## uart_top
module uart_top #(
    parameter   OPERAND_WIDTH = 512,
    parameter   ADDER_WIDTH   = 128,
    parameter   NBYTES        = OPERAND_WIDTH / 8,  
    parameter   CLK_FREQ      = 125_000_000,
    parameter   BAUD_RATE     = 7_812_500    
  )  
  (
    input   wire   iClk, iRst,
    input   wire   iRx,
    output  wire   oTx
  );
  reg [NBYTES*8-1:0] rBuffer1, rBuffer2;
  wire [(NBYTES)*8:0] wBuffer3;
  reg [(NBYTES+1)*8-1:0] rBufferRes;
  localparam s_IDLE         = 3'b000;
  localparam s_WAIT_RX1     = 3'b001;
  localparam s_WAIT_RX2     = 3'b010;
  localparam s_ADDITION     = 3'b011;
  localparam s_TX           = 3'b100;
  localparam s_WAIT_TX      = 3'b101;
  localparam s_DONE         = 3'b110;
  localparam s_WAIT_ADD_SUB = 3'b111;
  reg [2:0]   rFSM;  
  reg         rTxStart;
  reg [7:0]   rTxByte;
  wire        wTxBusy;
  wire        wTxDone;
  wire [7:0] wRxByte;
  wire wRxDone;
  uart_tx #(  .CLK_FREQ(CLK_FREQ), .BAUD_RATE(BAUD_RATE) )
  UART_TX_INST
    (.iClk(iClk),
     .iRst(iRst),
     .iTxStart(rTxStart),
     .iTxByte(rTxByte),
     .oTxSerial(oTx),
     .oTxBusy(wTxBusy),
     .oTxDone(wTxDone)
     );
  uart_rx #( .CLK_FREQ(CLK_FREQ), .BAUD_RATE(BAUD_RATE) )
  UART_RX_INST
  (.iClk(iClk),
   .iRst(iRst),
   .iRxSerial(iRx),
   .oRxByte(wRxByte),
   .oRxDone(wRxDone)
   );
   reg r_StartAdd;
   wire w_DoneAdd;
   mp_adder #( .OPERAND_WIDTH(OPERAND_WIDTH), .ADDER_WIDTH(ADDER_WIDTH) ) MP_ADDER_INST
   (.iClk(iClk),
    .iRst(iRst),
    .iStart(r_StartAdd),
    .iCommand(r_add_sub[0]),
    .iOpA(rBuffer1),
    .iOpB(rBuffer2),
    .oRes(wBuffer3),
    .oDone(w_DoneAdd)
   );
   reg [7:0] r_add_sub;
  reg [$clog2(NBYTES):0] rCnt_Current;
  always @(posedge iClk)
  begin
  if (iRst == 1 ) 
    begin
      rFSM <= s_IDLE;
      rTxStart <= 0;
      rCnt_Current <= 0;
      rTxByte <= 0;
      rBuffer1 <= 0;
      rBuffer2 <= 0;
      rBufferRes <= 0;
    end 
  else 
    begin
      case (rFSM)
        s_IDLE :
          begin
            rFSM <= s_WAIT_ADD_SUB;
          end
        s_WAIT_ADD_SUB :
          begin
            if (wRxDone==1)
                begin
                    r_add_sub <= wRxByte;
                    rFSM <= s_WAIT_RX1;
                end 
             else
                begin
                    rFSM <= s_WAIT_ADD_SUB;
  ...
For scale: roughly 13,000 cells after synthesis, about 3,200 flip-flops, roughly 4 I/O pins, about 120,000 um2 of cells after synthesis.
make LEC_CHECK=0 CAP_MARGIN=35 CORE_MARGIN=2 CORE_UTILIZATION=61 CTS_CLUSTER_DIAMETER=42 SETUP_SLACK_MARGIN=1.3 SLEW_MARGIN=20 TNS_END_PERCENT=5 finish   # period 8.0 ns
run.sh (not shown) runs the stock make flow with config.mk's settings and CLKGATE_MAP_FILE=.
The baseline completed with no timing, DRC or antenna violations.
==> next run, changes <==
- CAP_MARGIN: 35 -> 20
- CORE_UTILIZATION: 61 -> 57
- CTS_CLUSTER_DIAMETER: 42 -> 41
- clock period: 8.0 -> 4.94 ns (I/O delays scaled with it)
After rerunning:
- setup slack got worse by 2.5 ns
- clock power increases by 80%
- final area grows by 2.5%
- fmax came out higher by 14%
- total power increases by 71%
- die size is higher by 7.0%
- sequential share of layout area came out lower by 1.2 points
- non-clock buffer count climbs by 81
- critical path depth climbs by 1
- global-route usage drops by 0.96 points
==> next run, changes <==
- CORE_UTILIZATION: 57 -> 58
- CTS_CLUSTER_DIAMETER: 41 -> unset
- SETUP_SLACK_MARGIN: 1.3 -> unset
- TNS_END_PERCENT: 5 -> unset
- clock period: 4.94 -> 6.94 ns (I/O delays scaled with it)
The changed run completed without violations.
Synthesized area stays the same.
Routed wire length is lower by 2.0%.
Non-clock buffer count went down by 89.
Worst setup slack improves by 1.2 ns.
Via count is lower by 1.5%.
Count of clock-buffer cells in the layout fell by 24.
Die area drops by 1.7%.
Worst hold slack gains 0.0070 ns.
==> next run, changes <==
- CORE_UTILIZATION: 58 -> 72
- CTS_CLUSTER_DIAMETER: unset -> 117
- TNS_END_PERCENT: unset -> 5
- clock period: 6.94 -> 2.33 ns (I/O delays scaled with it)
This time the run ran to the end with violations: setup timing.
Power went up to 3.0 times its value.
Via count went up by 11%.
Clock skew went down by 0.0053 ns.
Wire length went up by 6.6%.
Synthesized cell count does not change.


Setup of run A:
uart_top again, from the RTL that the note above started with.
// uart_top
module uart_top #(
    parameter   OPERAND_WIDTH = 512,
    parameter   ADDER_WIDTH   = 128,
    parameter   NBYTES        = OPERAND_WIDTH / 8,  
    parameter   CLK_FREQ      = 125_000_000,
    parameter   BAUD_RATE     = 7_812_500    
  )  
  (
    input   wire   iClk, iRst,
    input   wire   iRx,
    output  wire   oTx
  );
clock: 2.33 ns
lec_check: 0
cap_margin: 0
core_margin: 2
core_utilization: 72
cts_cluster_diameter: 395
cts_cluster_size: 11
hold_slack_margin: 0.3
place_density: 0.41
setup_slack_margin: 0.53
slew_margin: 20
tns_end_percent: 5
| run A | all stages done | FAIL | antenna violations, negative setup slack |
### run A -> run B
Settings: a deleted PLACE_DENSITY that had been 0.41; a deleted HOLD_SLACK_MARGIN that had been 0.3; a deleted SETUP_SLACK_MARGIN that had been 0.53; a change of CAP_MARGIN from 0 to 20; a deleted TNS_END_PERCENT that had been 5; a change of CORE_UTILIZATION from 72 to 40; a deleted CTS_CLUSTER_SIZE that had been 11; a deleted CTS_CLUSTER_DIAMETER that had been 395; a change of the clock period (ns, I/O delays scaled along) from 2.33 to 8.0.
Notes after the runs:
- Across run A and run B, a clean result was obtained everywhere but in run A.
- In the route summary, run B ends up with a via count below that of run A.
- [run B] switching power of the nets fell 69% relative to run A
- Summary of run B over run A: logic share of the area now sits higher; filler-free cell count of the finished design went up; clock skew +0.029 ns; number of ordinary inverters in the final layout did not really move.
- Run B against run A: data arrival time of the critical path has increased, wire length saw a decrease, non-clock buffer count saw a decrease, sequential fraction of total cell area up 1.9 points.
- Looking only at minimum setup slack in the final design, and setting everything else aside, the higher value of run A and run B goes to run B.
#### Input delta (run C over run B)
Settings: changing CORE_UTILIZATION from 40 to 68; setting SETUP_SLACK_MARGIN to 1.14 for the first time; changing the clock period (ns, I/O delays scaled along) from 8.0 to 4.02.
Notes after the runs:
Run C did not stop at any stage, and its layout met the timing, design-rule and antenna checks. Between run B and run C, the flow reports count of placed standard cells including taps decreasing by a little under 10%. Comparing run B with run C, the layout multi-input combinational cell count came out essentially unchanged. Diff run B -> run C: synthesized cell count roughly the same, logic gate share of total power higher, detailed-route wire length per cell higher, fill cell total of the finished layout lower. Re met3 layer wire length in the routed design: run B and run C aren't equal, and the higher value belongs to run C.
diff inputs: run C => run D
Settings: SETUP_SLACK_MARGIN: 1.14 -> 0.78; CORE_UTILIZATION: 68 -> 72; the clock period (ns, I/O delays scaled along): 4.02 -> 3.31.
Findings:
- Run D: complete, dirty (negative setup slack)
- Looking at wire length of the first global-routing pass, run D sits about 3.5% higher than run C does.
- Re post-synthesis sequential area ratio: no difference whatsoever between run D and run C.
- Between run C and run D, number of nets in the layout is higher for run D, run C comes in under that.
## Diff of input files: run E against run D
Settings: SETUP_SLACK_MARGIN removed (was 0.78); CORE_UTILIZATION changed from 72 to 46; the clock period (ns, I/O delays scaled along) changed from 3.31 to 4.2.
[summary]
Nothing crashed in run D and all stages finished; the problem is that the final layout failed, the offending checks being negative setup slack.
Looking at the reports, run E completed the entire flow and the layout it produced met the timing, design-rule and antenna checks.
Initial core utilization: run E < run D
Relative to run D, run E improves highest ir drop seen on vdd.
Die extent in x (run E over run D): increase, 100 um
Summary — number of cell rows, run E relative to run D: higher, by 37.


Starting RTL as in the previous note.
clock: 5.09 ns
lec_check: 0
cap_margin: 5
core_margin: 2
core_utilization: 40
cts_cluster_diameter: 157
gpl_timing_driven: 0
min_routing_layer: met1
place_density: 0.83
setup_slack_margin: 0.38
slew_margin: 20
The starting point produced a clean layout.
==> next run, changes <==
- CAP_MARGIN: 5 -> 20
- CTS_CLUSTER_DIAMETER: 157 -> not set
- GPL_TIMING_DRIVEN: 0 -> not set
- MIN_ROUTING_LAYER: met1 -> not set
- PLACE_DENSITY: 0.83 -> not set
- SETUP_SLACK_MARGIN: 0.38 -> not set
- clock period: 5.09 -> 4.2 ns (I/O delays scaled with it)
Result: Die area does not change. Power rises by 23%. Worst setup slack got worse by 0.37 ns. Routed wire length came out lower by 6.8%. Clock skew decreases by 0.060 ns. Sequential cell count does not change. Hold slack gains 0.046 ns. Area after synthesis is unchanged. Combinational power went up by 17%. Core utilization is lower by 0.19 points.


uart_top again, from the RTL that the note above started with.
Settings: LEC_CHECK=0, CAP_MARGIN=10, CORE_MARGIN=2, CORE_UTILIZATION=70, CTS_CLUSTER_DIAMETER=28, CTS_CLUSTER_SIZE=36, SETUP_SLACK_MARGIN=0.89, SLEW_MARGIN=20; clock period 3.55 ns.
The starting point finished but fails on setup timing.
==> next run, changes <==
Settings changed: CAP_MARGIN 10 to 20, CORE_UTILIZATION 70 to 72, CTS_CLUSTER_DIAMETER 28 to unset, CTS_CLUSTER_SIZE 36 to unset, SETUP_SLACK_MARGIN 0.89 to unset.
Clock period 3.55 ns to 4.06 ns, I/O delays scaled along.
=>
- The new run produced a clean layout
- via count goes down by a few percent
- area after synthesis stays the same
- sequential cell count does not change
- hold slack improves by 0.055 ns
- die area goes down by a few percent
==> next run, changes <==
Settings changed: CTS_CLUSTER_DIAMETER set to 117.
Clock period 4.06 ns to 3.53 ns, I/O delays scaled along.
Effect:
- The changed run finished but failed the layout checks on setup timing
- die area stays the same
- area after synthesis does not change
- clock-buffer cell count decreases by 38
- wire length fell by about 1.4%
- via count increases by about 0.3%
- utilization is higher by 1.9 points
- clock skew went up by 0.0030 ns
- combinational power rises by about 28%
- sequential share of layout area drops by 1.1 points
- synthesized cell count stays the same
==> next run, changes <==
Settings changed: CTS_CLUSTER_DIAMETER 117 to unset, SETUP_SLACK_MARGIN set to -0.27.
Clock period 3.53 ns to 3.0 ns, I/O delays scaled along.
=>
- The new run finished but failed the layout checks on setup timing
- total power increases by about a fifth
- combinational power rises by about a fifth
- non-clock buffer count is higher by 79
- critical path depth goes up by 1
- utilization is higher by 0.52 points
==> next run, changes <==
Settings changed: CAP_MARGIN 20 to 15, CTS_CLUSTER_DIAMETER set to 397.
=> The changed run finished but failed the layout checks on setup timing. Count of clock-buffer cells in the layout does not change. Cell area does not change. Sequential power stays flat. Clock skew is unchanged. Total power does not change. Area after synthesis does not change. Wire length stays the same. Die size does not change. Hold slack is unchanged. Register-to-register slack barely changes. Utilization is unchanged.
==> next run, changes <==
Settings changed: CAP_MARGIN 15 to 20, CORE_UTILIZATION 72 to 66, CTS_CLUSTER_DIAMETER 397 to unset, SETUP_SLACK_MARGIN -0.27 to unset.
Clock period 3.0 ns to 6.94 ns, I/O delays scaled along.
The changed run ran to the end with no violations.
Clock skew goes up by 0.0034 ns.
Power goes down by well over a third.
Final area goes down by a few percent.
Worst setup slack gains 3.3 ns.
Cell count goes down by a few percent.


Starting RTL as in the previous note.
Settings: LEC_CHECK=0, CAP_MARGIN=15, CORE_MARGIN=2, CORE_UTILIZATION=72, CTS_CLUSTER_DIAMETER=29, HOLD_SLACK_MARGIN=0.29, SETUP_SLACK_MARGIN=-0.27, SLEW_MARGIN=20; clock period 3.0 ns.
The baseline ran to the end with violations: negative setup slack.
Change:
- CAP_MARGIN: 15 -> 20
- CORE_UTILIZATION: 72 -> 26
- CTS_CLUSTER_DIAMETER: 29 -> default
- HOLD_SLACK_MARGIN: 0.29 -> default
- SETUP_SLACK_MARGIN: -0.27 -> default
- clock period: 3.0 -> 8.14 ns (I/O delays scaled with it)
=>
- This time the run produced a clean layout
- final area goes down by 7.1%
- sequential share of layout area goes up by 3.3 points
- clock-buffer cell count goes down by 233
- sequential cell count does not change
- global-route usage goes down by 29 points
- power goes down by about 70%
- setup slack gains 4600 ps
Change:
- CORE_UTILIZATION: 26 -> 70
- SETUP_SLACK_MARGIN: default -> 0.89
- clock period: 8.14 -> 3.55 ns (I/O delays scaled with it)
Now the flow completed, yet does not pass: negative setup slack.
Synthesized area does not change.
Fmax grows by 17%.
Via count grows by 8.4%.
Synthesized cell count is unchanged.
Sequential power grows by 130%.
Die size shrinks by 63%.
Setup slack gets worse by 4000 ps.
Change:
- CORE_UTILIZATION: 70 -> 62
- PLACE_DENSITY: default -> 0.35
- SETUP_SLACK_MARGIN: 0.89 -> 0.63
- clock period: 3.55 -> 6.7 ns (I/O delays scaled with it)
Result: With this change the flow went through all stages and came out clean; via count drops by 5.7%; clock-buffer cell count rose by 11; final area shrinks by 4.1%; cell count decreases by 0.73%; core utilization falls by 12 points.


uart_top again, from the RTL that the note above started with.
clock: 2.4 ns
lec_check: 0
abc_area: 1
cap_margin: 0
core_margin: 2
core_utilization: 50
cts_cluster_size: 69
gpl_timing_driven: 1
max_routing_layer: met4
place_density_lb_addon: 0.23
setup_slack_margin: 0.52
slew_margin: 20
The first run finished but fails on negative setup slack.
==> next run, changes <==
Settings changed: ABC_AREA 1 to unset, CAP_MARGIN 0 to 20, CORE_UTILIZATION 50 to 44, CTS_CLUSTER_SIZE 69 to unset, GPL_TIMING_DRIVEN 1 to unset, MAX_ROUTING_LAYER met4 to unset, PLACE_DENSITY_LB_ADDON 0.23 to unset, SETUP_SLACK_MARGIN 0.52 to -0.03.
Clock period 2.4 ns to 3.51 ns, I/O delays scaled along.
What happened: The changed run ran to the end with violations: negative setup slack. First-iteration DRC count is lower by a quarter to a third. Area after synthesis goes up slightly. Routed wire length stays flat. Clock-buffer cell count grows by 5. Via count fell by a few percent. Non-clock buffer count came out lower by 221. Power drops by a quarter to a third. Final cell count shrinks by a few percent.


Starting RTL as in the previous note.
Design uart_top, start of the top module:
module uart_top #(
    parameter   OPERAND_WIDTH = 512,
    parameter   ADDER_WIDTH   = 128,
    parameter   NBYTES        = OPERAND_WIDTH / 8,  
    parameter   CLK_FREQ      = 125_000_000,
    parameter   BAUD_RATE     = 7_812_500    
  )  
  (
    input   wire   iClk, iRst,
    input   wire   iRx,
    output  wire   oTx
  );
clock: 3.29 ns
lec_check: 0
abc_area: 0
cap_margin: 20
cell_pad_in_sites_detail_placement: 0
core_aspect_ratio: 1.47
core_margin: 2
core_utilization: 69
hold_slack_margin: 0.18
max_routing_layer: met4
min_routing_layer: met1
place_density_lb_addon: 0.11
setup_slack_margin: 0.37
slew_margin: 20
tns_end_percent: 50
The starting point completed and failed the layout checks on setup timing.
Edit:
CORE_ASPECT_RATIO = 1.15   (was 1.47)
CORE_UTILIZATION = 72   (was 69)
CTS_CLUSTER_SIZE = 15   (was unset)
PLACE_DENSITY_LB_ADDON = 0.25   (was 0.11)
SETUP_SLACK_MARGIN = -0.28   (was 0.37)
TNS_END_PERCENT = 95   (was 50)
clock period = 2.85 ns   (was 3.29 ns; I/O delays follow)
The new run finished with setup timing left.
Design area came out higher by 0.62%.
Routed wire length came out higher by 4.2%.
Via count goes up by 2.9%.
Edit:
CORE_ASPECT_RATIO = 1.47   (was 1.15)
PLACE_DENSITY_LB_ADDON = 0.11   (was 0.25)
TNS_END_PERCENT = 50   (was 95)
The new run completed, yet does not pass: setup timing.
Non-clock buffer count rises by 17.
Hold slack is worse by 0.089 ns.
Power went down by 2.4%.
Maximum frequency went down by 0.68%.
Setup slack degrades by 0.025 ns.
Area after synthesis does not change.


Setup of build 38:
Starting RTL as in the previous note.
==> flow/config.mk <==
export PLATFORM = sky130hd
export DESIGN_NAME = uart_top
export DESIGN_NICKNAME = uart_top
export VERILOG_FILES = /design/flow/design.v
export SDC_FILE = /design/flow/constraint.sdc
export NUM_CORES = 4
export LEC_CHECK = 0
export ABC_AREA = 0
export CAP_MARGIN = 20
export CELL_PAD_IN_SITES_DETAIL_PLACEMENT = 0
export CORE_ASPECT_RATIO = 1.47
export CORE_MARGIN = 2
export CORE_UTILIZATION = 72
export HOLD_SLACK_MARGIN = 0.18
export MAX_ROUTING_LAYER = met4
export MIN_ROUTING_LAYER = met1
export PLACE_DENSITY_LB_ADDON = 0.11
export SETUP_SLACK_MARGIN = 0.37
export SLEW_MARGIN = 20
export TNS_END_PERCENT = 50
==> flow/constraint.sdc <==
create_clock -name core_clock -period 3.43 [get_ports {iClk}]
set_input_delay 0.6860 -clock core_clock [delete_from_list [all_inputs] [get_ports {iClk}]]
set_output_delay 0.6860 -clock core_clock [all_outputs]
set_load 0.01 [all_outputs]
The flow for build 38 finished, though final verification flagged negative setup slack.
[inputs] build 98 vs build 38
- a change of CELL_PAD_IN_SITES_DETAIL_PLACEMENT from 0 to 2
- a change of CORE_UTILIZATION from 72 to 38
- a change of CORE_MARGIN from 2 to 5
- a change of the clock period (ns, I/O delays scaled along) from 3.43 to 4.17
Notes after the runs:
- Build 98 closes out successfully: all stages finished, all timing, DRC and antenna checks passed.
- Compared to build 38, the router laid down more metal wire for build 98.
- In build 98 relative to build 38, number of rows created at floorplan had gone up by more than a quarter.
- Summary of build 98 over build 38: share of power burned in the clock network higher; number of clock buffers in the layout higher.
- The post-layout instance area reported for build 98 is greater than that of build 38 by 880 um2.
- Compare build 38 and build 98 | total of endpoints with negative setup slack in the final report lower: build 98
- Diff build 38 -> build 98: combined area of the multi-input logic cells shows a reduction of 1.8%, non-clock buffer count dropped 40%, wire length of the first global-routing pass rose by 130000 um.
### build 98 -> build 32
- a change of CORE_MARGIN from 5 to 2
- an added PLACE_DENSITY of 0.44
- a deleted HOLD_SLACK_MARGIN that had been 0.18
- a deleted TNS_END_PERCENT that had been 50
- an added GPL_TIMING_DRIVEN of 1
- a deleted SETUP_SLACK_MARGIN that had been 0.37
- a deleted ABC_AREA that had been 0
- a change of SLEW_MARGIN from 20 to 25
- a change of CORE_UTILIZATION from 38 to 20
- a change of CORE_ASPECT_RATIO from 1.47 to 0.88
- a deleted PLACE_DENSITY_LB_ADDON that had been 0.11
- a change of the clock period (ns, I/O delays scaled along) from 4.17 to 2.75
==> comparison <==
The flow for build 32 finished, though final verification flagged negative setup slack.
Relative to build 98, met1 track demand over resource in global routing has decreased by 7.4 points in build 32.
Build 32 reports its endpoint of the most critical setup path as MP_ADDER_INST.regResult[500]$_SDFF_PP0_ while build 98 reports MP_ADDER_INST.regResult[485]$_SDFF_PP0_.
Build 98 vs build 32, path category of the worst min-delay check: flip-flop to flip-flop vs primary input to flip-flop
Build 32 vs. build 98: total power consumption of the routed design shows an increase of 0.034 W; sequential cell count shows no meaningful change.
Inputs modified between build 32 and build 35:
- setting PLACE_DENSITY_LB_ADDON to 0.21 for the first time
- changing SLEW_MARGIN from 25 to 40
- removing MIN_ROUTING_LAYER (formerly met1)
- setting CTS_CLUSTER_SIZE to 33 for the first time
- removing GPL_TIMING_DRIVEN (formerly 1)
- changing CORE_ASPECT_RATIO from 0.88 to 1.0
- removing MAX_ROUTING_LAYER (formerly met4)
- changing CORE_UTILIZATION from 20 to 17
- removing PLACE_DENSITY (formerly 0.44)
- changing the clock period (ns, I/O delays scaled along) from 2.75 to 6.81
### Flow results
- Build 32 finished all stages; however, its layout fails the closing checks, the failures being negative setup slack.
- Build 35 | stages: all done | timing, DRC, antenna: all pass
- Across both runs, total placed cells including tap cells was higher for build 35 than for build 32.
- The global router's overall resource usage number comes out lower for build 35 vs build 32.
- Run comparison: build 35 largest power group the clock network; build 32 largest power group sequential cells
- The multi-input combinational area share was comparable across build 32 and build 35.
- Summary — post-layout instance count excluding filler cells, build 35 relative to build 32: higher, by 673.
Power figures rest on the tool's default switching activity, not on a simulated workload.
